==> run a: inputs <==
## mult16_top
module mult16_top (
  input         clk,
  input  [15:0] a,
  input  [15:0] b,
  output [31:0] p
);
clock: 7.17 ns
lec_check: 0
abc_area: 1
cap_margin: 15
core_margin: 2
core_utilization: 72
cts_cluster_diameter: 275
cts_cluster_size: 39
setup_slack_margin: 1.3
slew_margin: 20
run.sh (not shown) runs the stock make flow with config.mk's settings and CLKGATE_MAP_FILE=.
==> inputs of run b, as changes to run a <==
ABC_AREA = not set   (was 1)
CAP_MARGIN = 20   (was 15)
CORE_UTILIZATION = 64   (was 72)
CTS_CLUSTER_DIAMETER = not set   (was 275)
CTS_CLUSTER_SIZE = not set   (was 39)
SETUP_SLACK_MARGIN = -0.75   (was 1.3)
==> flow/constraint.sdc (replaced) <==
create_clock -name core_clock -period 11.4 [get_ports {clk}]
set_input_delay 2.2800 -clock core_clock [delete_from_list [all_inputs] [get_ports {clk}]]
set_output_delay 2.2800 -clock core_clock [all_outputs]
set_load 0.01 [all_outputs]
==> inputs of run c, as changes to run a <==
ABC_AREA = not set   (was 1)
CAP_MARGIN = 20   (was 15)
CORE_UTILIZATION = 55   (was 72)
CTS_CLUSTER_DIAMETER = not set   (was 275)
CTS_CLUSTER_SIZE = not set   (was 39)
SETUP_SLACK_MARGIN = not set   (was 1.3)
==> flow/constraint.sdc (replaced) <==
create_clock -name core_clock -period 14.2 [get_ports {clk}]
set_input_delay 2.8400 -clock core_clock [delete_from_list [all_inputs] [get_ports {clk}]]
set_output_delay 2.8400 -clock core_clock [all_outputs]
set_load 0.01 [all_outputs]
==> qor summary <==
Count of clock-net buffers in the final layout: run a 12; run b 13; run c 12
Iter 0 DRT Violations: run a 125; run b 120; run c 94
Number of logged tool warnings: run a 31; run b 31; run c 26
Area post-placement: run a 8640 um2; run b 8420 um2; run c 8260 um2
Met2 wirelength from detailed routing: run a 7760 um; run b 6640 um; run c 6260 um
Required arrival time at the worst endpoint: run a 7.42 ns; run b 11.63 ns; run c 14.42 ns
Buffers outside the clock class: run a 120; run b 95; run c 76
Result of the run: run a finished with violations; run b finished with violations; run c timing/DRC/antenna clean
Layout check failures: run a setup timing; run b setup timing; run c -
Met3 layer wire length in the routed design: run a 454 um; run b 374 um; run c 343 um
Number of nets in the finished design: run a 1,073; run b 1,010; run c 991
Achievable Freq: run a 80.0 MHz; run b 79.9 MHz; run c 73.5 MHz
Cell with the biggest individual delay on the critical path: run a fa_2; run b fa_2; run c fa_1
Comb gate area: run a 5890 um2; run b 5870 um2; run c 5770 um2

==> 10-23 <==
mult16_top again, from the RTL that the note above started with.
==> flow/design.v (excerpt) <==
module mult16_top (
  input         clk,
  input  [15:0] a,
  input  [15:0] b,
  output [31:0] p
);
  reg  [15:0] a_r, b_r;
  reg  [31:0] p_r;
  wire [31:0] o;
  multiplier_16bit u_mul (.a(a_r), .b(b_r), .o(o));
  always @(posedge clk) begin
    a_r <= a;
    b_r <= b;
    p_r <= o;
  end
  assign p = p_r;
endmodule
export LEC_CHECK = 0
export ABC_AREA = 0
export CAP_MARGIN = 40
export CELL_PAD_IN_SITES_DETAIL_PLACEMENT = 0
export CORE_ASPECT_RATIO = 0.71
export CORE_MARGIN = 2
export CORE_UTILIZATION = 72
export MAX_ROUTING_LAYER = met5
export PLACE_DENSITY = 0.64
export SLEW_MARGIN = 20
create_clock -name core_clock -period 12.0 [get_ports {clk}]
==> inputs of 09-01, as changes to 10-23 <==
==> flow/config.mk (replaced) <==
export PLATFORM = sky130hd
export DESIGN_NAME = mult16_top
export DESIGN_NICKNAME = mult16_top
export VERILOG_FILES = /design/flow/design.v
export SDC_FILE = /design/flow/constraint.sdc
export NUM_CORES = 4
export LEC_CHECK = 0
export CAP_MARGIN = 20
export CORE_MARGIN = 2
export CORE_UTILIZATION = 63
export SLEW_MARGIN = 20
==> flow/constraint.sdc (replaced) <==
create_clock -name core_clock -period 5.59 [get_ports {clk}]
set_input_delay 1.1180 -clock core_clock [delete_from_list [all_inputs] [get_ports {clk}]]
set_output_delay 1.1180 -clock core_clock [all_outputs]
set_load 0.01 [all_outputs]
==> inputs of 01-13, as changes to 10-23 <==
==> flow/config.mk (replaced) <==
export PLATFORM = sky130hd
export DESIGN_NAME = mult16_top
export DESIGN_NICKNAME = mult16_top
export VERILOG_FILES = /design/flow/design.v
export SDC_FILE = /design/flow/constraint.sdc
export NUM_CORES = 4
export LEC_CHECK = 0
export CAP_MARGIN = 20
export CORE_MARGIN = 2
export CORE_UTILIZATION = 58
export SLEW_MARGIN = 20
==> flow/constraint.sdc (replaced) <==
create_clock -name core_clock -period 7.9 [get_ports {clk}]
set_input_delay 1.5800 -clock core_clock [delete_from_list [all_inputs] [get_ports {clk}]]
set_output_delay 1.5800 -clock core_clock [all_outputs]
set_load 0.01 [all_outputs]
==> results <==
- 09-01 reached the layout checks and failed them: setup timing. 01-13 ran to the end with violations: setup timing. 10-23 completed, yet does not pass: setup timing.
- Via count: 01-13 < 09-01 < 10-23.
- Maximum frequency, lowest first: 10-23, 09-01, 01-13.
- Against 01-13, the global-route usage of 10-23 is higher by 9.0 points.
- Against 10-23, the non-clock buffer count of 09-01 is higher by 28.
- Between 09-01 and 01-13, the lower register-to-register slack is in 09-01 (gap 2400 ps).
- Wire length, highest first: 10-23, 09-01, 01-13.
- Core utilization, lowest first: 01-13, 09-01, 10-23.
- Clock skew: 10-23 is lower than 01-13 (3.2 ps).
- In critical path depth, 09-01 and 01-13 do not differ.

==> inputs of job 7496 <==
Starting RTL as in the previous note.
clock: 7.91 ns
lec_check: 0
abc_area: 1
cap_margin: 40
cell_pad_in_sites_detail_placement: 0
core_aspect_ratio: 1.44
core_margin: 2
core_utilization: 59
hold_slack_margin: 0.13
max_routing_layer: met5
setup_slack_margin: 2.14
slew_margin: 20
==> job 9463 (differences from job 7496) <==
ABC_AREA = 0   (was 1)
CELL_PAD_IN_SITES_GLOBAL_PLACEMENT = 2   (was not set)
CORE_ASPECT_RATIO = 1.72   (was 1.44)
CORE_MARGIN = 3   (was 2)
GPL_ROUTABILITY_DRIVEN = 1   (was not set)
GPL_TIMING_DRIVEN = 0   (was not set)
MIN_ROUTING_LAYER = met2   (was not set)
PLACE_DENSITY = 0.8   (was not set)
SETUP_SLACK_MARGIN = not set   (was 2.14)
==> job 4132 (differences from job 7496) <==
ABC_AREA = not set   (was 1)
CAP_MARGIN = 20   (was 40)
CELL_PAD_IN_SITES_DETAIL_PLACEMENT = not set   (was 0)
CORE_ASPECT_RATIO = not set   (was 1.44)
CORE_UTILIZATION = 66   (was 59)
HOLD_SLACK_MARGIN = not set   (was 0.13)
MAX_ROUTING_LAYER = not set   (was met5)
SETUP_SLACK_MARGIN = not set   (was 2.14)
==> flow/constraint.sdc (replaced) <==
create_clock -name core_clock -period 12.2 [get_ports {clk}]
set_input_delay 2.4400 -clock core_clock [delete_from_list [all_inputs] [get_ports {clk}]]
set_output_delay 2.4400 -clock core_clock [all_outputs]
set_load 0.01 [all_outputs]
==> notes <==
Job 9463 never finished: it broke off in global placement with GPL-0301. Job 7496 completed and failed the layout checks on negative setup slack. Job 4132 reached the layout checks and failed them: negative setup slack.
Against job 7496, the sequential share of layout area of job 4132 is higher by 0.55 points.
Against job 7496, the register-to-register slack of job 4132 is higher by 4.2 ns.
Synthesized area: job 9463 is lower than job 7496 (about 4%).
Die area: job 4132 < job 9463 < job 7496.
Of job 7496 and job 4132, job 7496 has the higher maximum frequency (gap 0.41%, measured against job 4132).
In job 4132 the global-route usage is higher than in job 7496, by 0.79 points.
Via count: job 4132 is smaller than job 7496 (5.2%).
==> figures <==
|  | job 9463 | job 4132 | job 7496 |
|---|---|---|---|
| Run status | did not finish | finished with violations | finished with violations |
| Last stage reached | global placement | - | - |
| Violated checks | - | negative setup slack | negative setup slack |
| Sequential cell count of the final layout | - | 64 | 64 |
| Post-Route Skew | - | 0.00541 ns | 0.00756 ns |
| Routing layer with the top usage in global route | - | met2 | met2 |
| Cell with the largest stage delay on the worst path | - | fa_2 | fa_1 |
| Diode count | - | 0 | 0 |
| Most used cell, CP | - | fa_2 | fa_2 |
| Final WS setup | - | -0.331 ns | -4.57 ns |
| Worst Tran Pin Value | - | 0.595 ns | 0.578 ns |
| Launch point of the worst hold path | - | a_r[0]$_DFF_P_ | a_r[0]$_DFF_P_ |
| Via-per-instance ratio | - | 5.20 | 5.02 |
| Setup repair bufs after CTS | - | 0 | 1 |
| Chip Height | 156 um | 112 um | 144 um |
| Initial antenna violation count | - | 0 | 0 |
| Met2 layer usage reported by global route | - | 38.0% | 38.1% |
| Routed wl met2 | - | 6.58 mm | 7.65 mm |

==> inputs of trial 18 <==
mult16_top again, from the RTL that the note above started with.
clock: 7.94 ns
lec_check: 0
abc_area: 1
cap_margin: 20
core_margin: 2
core_utilization: 72
cts_cluster_diameter: 370
cts_cluster_size: 98
setup_slack_margin: -0.77
slew_margin: 20
tns_end_percent: 40
==> trial 87 (differences from trial 18) <==
==> flow/config.mk (replaced) <==
export PLATFORM = sky130hd
export DESIGN_NAME = mult16_top
export DESIGN_NICKNAME = mult16_top
export VERILOG_FILES = /design/flow/design.v
export SDC_FILE = /design/flow/constraint.sdc
export NUM_CORES = 4
export LEC_CHECK = 0
export CAP_MARGIN = 20
export CORE_MARGIN = 2
export CORE_UTILIZATION = 57
export SLEW_MARGIN = 20
==> flow/constraint.sdc (replaced) <==
create_clock -name core_clock -period 7.89 [get_ports {clk}]
set_input_delay 1.5780 -clock core_clock [delete_from_list [all_inputs] [get_ports {clk}]]
set_output_delay 1.5780 -clock core_clock [all_outputs]
set_load 0.01 [all_outputs]
==> GITHUB_STEP_SUMMARY <==
### Yosys + OpenROAD results

| Metric | Value |
|---|---|
| Final setup fails | 15 |
| Fill cells | a little over 600 |
| Layout check failures | negative setup slack |
| Logic area | 5780 um2 |
| Area after DPL | between 8000 and 9000 um2 |
| Final Wtd Congestion | a little over 0.8 |
| Final setup slack of the worst path | -4530 ps |
| Result of the run | complete, but fails checks |
the above is filed under trial 18

==> GITHUB_STEP_SUMMARY <==
### Yosys + OpenROAD results

| Metric | Value |
|---|---|
| Register area | between 1000 and 1500 um2 |
| Placed insts | 916 |
| Final Wtd Congestion | about 0.75 |
| Area after DPL | 8570 um2 |
| Result of the run | complete, but fails checks |
| Setup crit end kind | flop |
| Final setup fails | 16 |
| Fill cells | between 1000 and 1500 |
| Final setup slack of the worst path | -4630 ps |
| Buffering overhead | between 10% and 20% |
| Logic area | roughly 5900 um2 |
| Period utilisation layout | 159% |
| Layout check failures | negative setup slack |
the above is filed under trial 87


==> v34 <==
mult16_top again, from the RTL that the note above started with.
make LEC_CHECK=0 ABC_AREA=0 CAP_MARGIN=20 CELL_PAD_IN_SITES_GLOBAL_PLACEMENT=1 CORE_ASPECT_RATIO=0.85 CORE_MARGIN=2 CORE_UTILIZATION=56 CTS_CLUSTER_DIAMETER=103 CTS_CLUSTER_SIZE=78 GPL_ROUTABILITY_DRIVEN=0 GPL_TIMING_DRIVEN=1 HOLD_SLACK_MARGIN=-0.07 MAX_ROUTING_LAYER=met4 MIN_ROUTING_LAYER=met2 PLACE_DENSITY=0.54 SETUP_SLACK_MARGIN=1.57 SLEW_MARGIN=20 TNS_END_PERCENT=35 finish   # period 11.4 ns
==> v21: changes against v34 <==
ABC_AREA = 1   (was 0)
CELL_PAD_IN_SITES_GLOBAL_PLACEMENT = default   (was 1)
CORE_ASPECT_RATIO = default   (was 0.85)
CORE_UTILIZATION = 68   (was 56)
CTS_CLUSTER_DIAMETER = default   (was 103)
CTS_CLUSTER_SIZE = default   (was 78)
GPL_ROUTABILITY_DRIVEN = default   (was 0)
GPL_TIMING_DRIVEN = default   (was 1)
HOLD_SLACK_MARGIN = default   (was -0.07)
MAX_ROUTING_LAYER = default   (was met4)
MIN_ROUTING_LAYER = default   (was met2)
PLACE_DENSITY = default   (was 0.54)
SETUP_SLACK_MARGIN = default   (was 1.57)
TNS_END_PERCENT = default   (was 35)
==> flow/constraint.sdc (replaced) <==
create_clock -name core_clock -period 21.7 [get_ports {clk}]
set_input_delay 4.3400 -clock core_clock [delete_from_list [all_inputs] [get_ports {clk}]]
set_output_delay 4.3400 -clock core_clock [all_outputs]
set_load 0.01 [all_outputs]
==> v13: changes against v34 <==
ABC_AREA = default   (was 0)
CELL_PAD_IN_SITES_GLOBAL_PLACEMENT = default   (was 1)
CORE_ASPECT_RATIO = default   (was 0.85)
CORE_UTILIZATION = 72   (was 56)
CTS_CLUSTER_DIAMETER = default   (was 103)
CTS_CLUSTER_SIZE = default   (was 78)
GPL_ROUTABILITY_DRIVEN = default   (was 0)
GPL_TIMING_DRIVEN = default   (was 1)
HOLD_SLACK_MARGIN = default   (was -0.07)
MAX_ROUTING_LAYER = default   (was met4)
MIN_ROUTING_LAYER = default   (was met2)
PLACE_DENSITY = 0.68   (was 0.54)
SETUP_SLACK_MARGIN = default   (was 1.57)
TNS_END_PERCENT = default   (was 35)
==> flow/constraint.sdc (replaced) <==
create_clock -name core_clock -period 12.0 [get_ports {clk}]
set_input_delay 2.4000 -clock core_clock [delete_from_list [all_inputs] [get_ports {clk}]]
set_output_delay 2.4000 -clock core_clock [all_outputs]
set_load 0.01 [all_outputs]
==> v20: changes against v34 <==
ABC_AREA = default   (was 0)
CELL_PAD_IN_SITES_GLOBAL_PLACEMENT = default   (was 1)
CORE_ASPECT_RATIO = default   (was 0.85)
CORE_UTILIZATION = 40   (was 56)
CTS_CLUSTER_DIAMETER = default   (was 103)
CTS_CLUSTER_SIZE = default   (was 78)
GPL_ROUTABILITY_DRIVEN = default   (was 0)
GPL_TIMING_DRIVEN = default   (was 1)
HOLD_SLACK_MARGIN = default   (was -0.07)
MAX_ROUTING_LAYER = default   (was met4)
MIN_ROUTING_LAYER = default   (was met2)
PLACE_DENSITY = default   (was 0.54)
SETUP_SLACK_MARGIN = default   (was 1.57)
TNS_END_PERCENT = default   (was 35)
==> flow/constraint.sdc (replaced) <==
create_clock -name core_clock -period 15.0 [get_ports {clk}]
set_input_delay 3.0000 -clock core_clock [delete_from_list [all_inputs] [get_ports {clk}]]
set_output_delay 3.0000 -clock core_clock [all_outputs]
set_load 0.01 [all_outputs]
==> comparison table <==
item                                                                                     v13                    v20                    v21                         v34
Run status                                                        complete, but fails checks         finished clean         finished clean  complete, but fails checks
Reasons for failing layout checks                                               setup timing                      -                      -                setup timing
Clock network share of area                                                            2.01%                  3.53%                  3.25%                       3.91%
FILL cells                                                                               593                   1790                    810                        1064
Met3 routed WL                                                                   347 microns            359 microns            281 microns                     4.01 mm
Worst setup path start                                                               a_r[14]                a_r[13]                 b_r[0]                     a_r[14]
Worst EP required                                                                   12250 ps               15220 ps               21930 ps                    11690 ps
Delay of the slowest cell on the worst path                                           550 ps                 660 ps                 690 ps                      560 ps
Fraction of area in multi-input gates                                                  68.2%                  67.1%                  67.0%                       65.9%
RSZ-0062 raised after global routing                                                     yes                     no                     no                         yes
Area after DPL                                                                    8370 sq um             8270 sq um             8160 sq um                  8470 sq um
Number of buffers inserted by post-CTS setup repair                                        0                      0                      0                           1
Post-synthesis to final-layout area growth                                             11.4%                  11.2%                  5.13%                       14.9%
Flop share of the area                                                                 15.0%                  14.9%                  15.2%                       14.5%
Achievable clock frequency                                                        0.0798 GHz             0.0711 GHz             0.0708 GHz                  0.0797 GHz
Final setup violating endpoints                                                            4                      0                      0                           6
Vias per inst                                                                           5.28                   4.58                   5.11                        6.30
Cell type with the highest occurrence count on the critical path       sky130_fd_sc_hd__fa_2  sky130_fd_sc_hd__fa_1  sky130_fd_sc_hd__fa_1       sky130_fd_sc_hd__fa_2
Cell area after synthesis                                                         7710 sq um             7710 sq um             8020 sq um                  7710 sq um
Number of cells on the worst reg-to-reg path                                              35                     35                     36                          35
Adder Area Share                                                                       60.8%                  60.8%                  58.4%                       60.8%
Worst hold start                                                                      a_r[0]                 b_r[0]                 a_r[0]                      a_r[0]
